==> job 1302: inputs <==
==> flow/design.v (excerpt) <==
module battleship(
input wire clk,
input wire rst,  
input wire ARDUINO_A0,    
input wire ARDUINO_A1,    
input wire ARDUINO_A2,    
input wire ARDUINO_A3,    
output reg ARDUINO_IO0,   
output reg ARDUINO_IO1,   
output reg ARDUINO_IO2,   
output reg ARDUINO_IO6,   
output reg ARDUINO_IO7,   
output reg ARDUINO_IO8,   
output reg ARDUINO_IO9,   
output reg ARDUINO_IO10,  
output reg ARDUINO_IO11,  
output reg ARDUINO_A4,  
output reg ARDUINO_A5,  
output reg PMOD1_D0_P,  
output reg PMOD1_D0_N,  
output reg PMOD1_D1_P,  
output reg PMOD1_D1_N,  
output reg PMOD1_D2_P,  
output reg PMOD1_D2_N,  
output reg PMOD2_D0_P,  
output reg PMOD2_D0_N,  
output reg PMOD2_D1_P,  
output reg PMOD2_D2_P,  
output reg PMOD2_D2_N,  
output reg PMOD2_D3_P,  
output reg ARDUINO_IO3,   
output reg ARDUINO_IO4,   
output reg ARDUINO_IO5    
);
clock: 4.1 ns
lec_check: 0
abc_area: 1
cap_margin: 35
cell_pad_in_sites_global_placement: 2
core_aspect_ratio: 1.86
core_margin: 5
core_utilization: 19
cts_cluster_size: 79
place_density_lb_addon: 0.18
setup_slack_margin: 0.36
slew_margin: 20
tns_end_percent: 20
run.sh (not shown) runs the stock make flow with config.mk's settings and CLKGATE_MAP_FILE=.
==> job 6557: changes against job 1302 <==
==> flow/config.mk (replaced) <==
export PLATFORM = sky130hd
export DESIGN_NAME = battleship
export DESIGN_NICKNAME = battleship
export VERILOG_FILES = /design/flow/design.v
export SDC_FILE = /design/flow/constraint.sdc
export NUM_CORES = 4
export LEC_CHECK = 0
export ABC_AREA = 1
export CAP_MARGIN = 20
export CORE_ASPECT_RATIO = 1.86
export CORE_MARGIN = 2
export CORE_UTILIZATION = 65
export SLEW_MARGIN = 20
export TNS_END_PERCENT = 90
==> flow/constraint.sdc (replaced) <==
create_clock -name core_clock -period 5.0 [get_ports {clk}]
set_input_delay 1.0000 -clock core_clock [delete_from_list [all_inputs] [get_ports {clk}]]
set_output_delay 1.0000 -clock core_clock [all_outputs]
set_load 0.01 [all_outputs]
==> job 4800: changes against job 1302 <==
--- a/flow/config.mk
+++ b/flow/config.mk
@@ -6,9 +6,9 @@
 export NUM_CORES = 4
 export LEC_CHECK = 0
-export ABC_AREA = 1
+export ABC_AREA = 0
 export CAP_MARGIN = 35
 export CELL_PAD_IN_SITES_GLOBAL_PLACEMENT = 2
 export CORE_ASPECT_RATIO = 1.86
-export CORE_MARGIN = 5
+export CORE_MARGIN = 7
 export CORE_UTILIZATION = 19
 export CTS_CLUSTER_SIZE = 79
@@ -16,3 +16,3 @@
 export SETUP_SLACK_MARGIN = 0.36
 export SLEW_MARGIN = 20
-export TNS_END_PERCENT = 20
+export TNS_END_PERCENT = 90
==> job 3535: changes against job 1302 <==
==> flow/config.mk (replaced) <==
export PLATFORM = sky130hd
export DESIGN_NAME = battleship
export DESIGN_NICKNAME = battleship
export VERILOG_FILES = /design/flow/design.v
export SDC_FILE = /design/flow/constraint.sdc
export NUM_CORES = 4
export LEC_CHECK = 0
export CAP_MARGIN = 20
export CORE_MARGIN = 2
export CORE_UTILIZATION = 32
export SLEW_MARGIN = 20
==> flow/constraint.sdc (replaced) <==
create_clock -name core_clock -period 5.26 [get_ports {clk}]
set_input_delay 1.0520 -clock core_clock [delete_from_list [all_inputs] [get_ports {clk}]]
set_output_delay 1.0520 -clock core_clock [all_outputs]
set_load 0.01 [all_outputs]
==> Slide: Implementation Results <==
Flow Results at a Glance

Worst setup path
  • R2r worst-path depth: 13
  • Reg2reg end: playerTwoSHIPSBoard[7][1]$_SDFFE_PP1P_
  • Crit-path leading delay family: adder cells

Synthesis
  • Unique cell type count in the Yosys netlist: 77
  • Yosys stat chip area: 9640 um2
  • Cell with the most instances after synthesis: dfxtp_1
  • Largest cells by area: dfxtp_1 (35%), nor2_1 (6.3%), nand2_1 (5.9%)

Power and ir drop
  • Leak: 4.12 nW

Global route
  • Vias in the first global route: 8534

Route
  • Starting DRT DRC Count: 249
  • WL met2: 19.3 mm

STA
  • Normalized max-slew margin: 49.4%

Final layout
  • Mi-comb count: 882
  • Design area: 11500 um2

Placed design
  • GPL Wtd Cong: 0.770

Die
  • Die W: 179 um
  • Die height: 321 um

Worst hold path
  • Hold wc startpoint: playerOneSHIPSBoard[8][1]$_SDFFE_PP1P_

Run status
  • Status: timing/DRC/antenna clean
That was job 4800.
==> Slide: Implementation Results <==
Flow Results at a Glance

Power and ir drop
  • Leak: 5.11 nW

Placed design
  • GPL Wtd Cong: 0.960

Worst setup path
  • R2r worst-path depth: 16
  • Reg2reg end: gameLogicState[3]$_SDFFE_PP0P_

Synthesis
  • Unique cell type count in the Yosys netlist: 52
  • Largest cells by area: dfxtp_1 (33%), nand2_1 (11%), inv_1 (8.9%)

STA
  • Normalized max-slew margin: 35.2%

Die
  • Die W: 96.6 um
  • Die height: 176 um

Run status
  • Status: timing/DRC/antenna clean

Worst hold path
  • Hold wc startpoint: PMOD2_D3_P$_SDFFE_PP1P_
That was job 6557.
==> Slide: Implementation Results <==
Flow Results at a Glance

Placed design
  • GPL Wtd Cong: 0.796

Route
  • Starting DRT DRC Count: 397
  • WL met2: 20.7 mm
  • First drt pass iteration count: 4

Synthesis
  • Top post-synthesis cells by count: nand2_1 (306), inv_1 (246), nor2_1 (217), dfxtp_1 (170), nand3_1 (92)
  • Largest logic family: simple AND/OR/NAND/NOR gates
  • Yosys stat chip area: 10400 um2
  • Unique cell type count in the Yosys netlist: 52

Worst setup path
  • R2r worst-path depth: 17
  • Crit-path leading delay family: simple AND/OR/NAND/NOR gates

Run status
  • Status: timing/DRC/antenna clean

Die
  • Die W: 181 um

Final layout
  • Design area: 12200 um2
  • Mi-comb count: 1043

Power and ir drop
  • Leak: 5.18 nW

Worst hold path
  • Hold wc startpoint: gameLogicState[5]$_SDFFE_PP0P_
That was job 1302.
==> Slide: Implementation Results <==
Flow Results at a Glance

Run status
  • Status: timing/DRC/antenna clean

Die
  • Die height: 178 um
  • Die W: 178 um

Worst setup path
  • Reg2reg end: gameLogicState[3]$_SDFFE_PP0P_
  • R2r worst-path depth: 11
  • Crit-path leading delay family: AND-OR/OR-AND gates

Route
  • WL met2: 9.84 mm
  • Starting DRT DRC Count: 534

Synthesis
  • Cell with the most instances after synthesis: dfxtp_1
  • Unique cell type count in the Yosys netlist: 77
  • Largest cells by area: dfxtp_1 (35%), nor2_1 (6.3%), nand2_1 (5.9%)
  • Yosys stat chip area: 9640 um2

Final layout
  • Mi-comb count: 882

Placed design
  • GPL Wtd Cong: 0.879

Global route
  • Vias in the first global route: 7387

Power and ir drop
  • Combinational power: 0.0539 mW

STA
  • Normalized max-slew margin: 37.4%
That was job 3535.
No activity file was given, so power comes from the tool's default toggle rates.
